## fir
module fir(
	input			clk_100k,
	input			rst_n,
	input 	signed [8:0]	samp_in,
	output 	signed [8:0]	fir_out	
);
make LEC_CHECK=0 ABC_AREA=1 CAP_MARGIN=30 CELL_PAD_IN_SITES_GLOBAL_PLACEMENT=1 CORE_ASPECT_RATIO=0.84 CORE_MARGIN=2 CORE_UTILIZATION=72 CTS_CLUSTER_DIAMETER=217 CTS_CLUSTER_SIZE=74 GPL_ROUTABILITY_DRIVEN=1 MAX_ROUTING_LAYER=met4 MIN_ROUTING_LAYER=met1 PLACE_DENSITY_LB_ADDON=0.21 SLEW_MARGIN=0 finish   # period 12.7 ns
run.sh (not shown) runs the stock make flow with config.mk's settings and CLKGATE_MAP_FILE=.
The starting point produced a layout that fails on setup timing.
==> next run, changes <==
- CAP_MARGIN: 30 -> 20
- CELL_PAD_IN_SITES_GLOBAL_PLACEMENT: 1 -> not set
- CORE_ASPECT_RATIO: 0.84 -> not set
- CTS_CLUSTER_DIAMETER: 217 -> not set
- CTS_CLUSTER_SIZE: 74 -> not set
- GPL_ROUTABILITY_DRIVEN: 1 -> not set
- MIN_ROUTING_LAYER: met1 -> not set
- PLACE_DENSITY_LB_ADDON: 0.21 -> not set
- SETUP_SLACK_MARGIN: not set -> 0.4
- SLEW_MARGIN: 0 -> 20
- clock period: 12.7 -> 4.56 ns (I/O delays scaled with it)
Effect: The changed run finished but failed the layout checks on setup timing. Synthesized cell count does not change. Die size stays flat. Register-to-register slack gets worse by 8.3 ns. Routed wire length climbs by 42%. Count of clock-buffer cells in the layout drops by 2.

========
The RTL this note starts from:
==> flow/design.v <==
`timescale 1ns/1ps
module fir(
	input			clk_100k,
	input			rst_n,
	input 	signed [8:0]	samp_in,
	output 	signed [8:0]	fir_out	
);
wire	signed [15:0]	b[0:20];
reg	signed [8:0]	samp[0:20]; 
wire signed [24:0]	mult[0:20];
wire signed [33:0]	sum;
assign b[0] = 16'h0312;
assign b[1] = 16'h03F8;
assign b[2] = 16'h0694;
assign b[3] = 16'h0AAD;
assign b[4] = 16'h0FE6;
assign b[5] = 16'h15BC;
assign b[6] = 16'h1B9F;
assign b[7] = 16'h20F9;
assign b[8] = 16'h2539;
assign b[9] = 16'h27F6;
assign b[10] = 16'h28E9;
assign b[11] = 16'h27F6;
assign b[12] = 16'h2539;
assign b[13] = 16'h20F9;
assign b[14] = 16'h1B9F;
assign b[15] = 16'h15BC;
assign b[16] = 16'h0FE6;
assign b[17] = 16'h0AAD;
assign b[18] = 16'h0694;
assign b[19] = 16'h03F8;
assign b[20] = 16'h0312;
integer i;
always @(posedge clk_100k or negedge rst_n) begin
	if(!rst_n) begin
		for(i=20;i>=0;i=i-1)begin
			samp[i] <= 0;
		end
	end
	else begin  
		for(i=20;i>0;i=i-1)begin
			samp[i] <= samp[i-1];
		end
		samp[0] <= samp_in;
	end
end
genvar j;
for(j=0;j<=20;j=j+1)begin
	assign mult[j] = $signed(samp[j])*$signed(b[j]);
end
assign sum = mult[0]+mult[1]+mult[2]+mult[3]+mult[4]+mult[5]+mult[6]+mult[7]+mult[8]+mult[9]+mult[10]+mult[11]+mult[12]+mult[13]+mult[14]+mult[15]+mult[16]+mult[17]+mult[18]+mult[19]+mult[20];
assign fir_out = sum[24:16];
endmodule
Settings: LEC_CHECK=0, ABC_AREA=1, CAP_MARGIN=20, CELL_PAD_IN_SITES_GLOBAL_PLACEMENT=1, CORE_ASPECT_RATIO=0.84, CORE_MARGIN=2, CORE_UTILIZATION=72, CTS_CLUSTER_DIAMETER=217, CTS_CLUSTER_SIZE=13, GPL_ROUTABILITY_DRIVEN=1, MAX_ROUTING_LAYER=met4, MIN_ROUTING_LAYER=met1, PLACE_DENSITY_LB_ADDON=0.21, SLEW_MARGIN=20; clock period 12.7 ns.
The starting point reached the layout checks and failed them: setup timing.
Change:
==> flow/config.mk (replaced) <==
export PLATFORM = sky130hd
export DESIGN_NAME = fir
export DESIGN_NICKNAME = fir
export VERILOG_FILES = /design/flow/design.v
export SDC_FILE = /design/flow/constraint.sdc
export NUM_CORES = 4
export LEC_CHECK = 0
export ABC_AREA = 1
export CAP_MARGIN = 20
export CORE_MARGIN = 2
export CORE_UTILIZATION = 72
export MAX_ROUTING_LAYER = met4
export PLACE_DENSITY_LB_ADDON = 0.01
export SETUP_SLACK_MARGIN = 1.16
export SLEW_MARGIN = 20
==> flow/constraint.sdc (replaced) <==
create_clock -name core_clock -period 4.5 [get_ports {clk_100k}]
set_input_delay 0.9000 -clock core_clock [delete_from_list [all_inputs] [get_ports {clk_100k}]]
set_output_delay 0.9000 -clock core_clock [all_outputs]
set_load 0.01 [all_outputs]
Effect:
- The new run produced a layout that fails on setup timing
- die area barely changes
- setup slack loses 7.3 ns
- hold slack got worse by 0.074 ns

========
// fir: RTL as listed in full above, without the edits since
==> flow/config.mk <==
export PLATFORM = sky130hd
export DESIGN_NAME = fir
export DESIGN_NICKNAME = fir
export VERILOG_FILES = /design/flow/design.v
export SDC_FILE = /design/flow/constraint.sdc
export NUM_CORES = 4
export LEC_CHECK = 0
export ABC_AREA = 1
export CAP_MARGIN = 15
export CORE_MARGIN = 2
export CORE_UTILIZATION = 72
export CTS_CLUSTER_DIAMETER = 396
export SETUP_SLACK_MARGIN = 1.1
export SLEW_MARGIN = 20
==> flow/constraint.sdc <==
create_clock -name core_clock -period 12.6 [get_ports {clk_100k}]
set_input_delay 2.5200 -clock core_clock [delete_from_list [all_inputs] [get_ports {clk_100k}]]
set_output_delay 2.5200 -clock core_clock [all_outputs]
set_load 0.01 [all_outputs]
The first run finished but failed the layout checks on negative setup slack.
Change:
Settings changed: CTS_CLUSTER_DIAMETER 396 to 226, CTS_CLUSTER_SIZE from default to 74, SETUP_SLACK_MARGIN 1.1 to 2.7.
Clock period 12.6 ns to 9.29 ns, I/O delays scaled along.
The changed run ran to the end with violations: negative setup slack.
Die area does not change.
Register-to-register slack loses 3500 ps.
Wire length came out higher by 14%.
Sequential cell count is unchanged.
Final area came out higher by 2.0%.
Global-route usage goes up by 5.2 points.
Via count grows by 6.9%.
Critical path depth shrinks by 1.
Setup slack got worse by 2900 ps.
Change:
Settings changed: ABC_AREA 1 to default, CTS_CLUSTER_DIAMETER 226 to default, CTS_CLUSTER_SIZE 74 to default, SETUP_SLACK_MARGIN 2.7 to -0.94.
Clock period 9.29 ns to 13.4 ns, I/O delays scaled along.
After rerunning: The changed run finished but failed the layout checks on negative setup slack; final area came out lower by a few percent; count of clock-buffer cells in the layout came out lower by 2; synthesized area came out lower slightly; die area came out lower slightly.
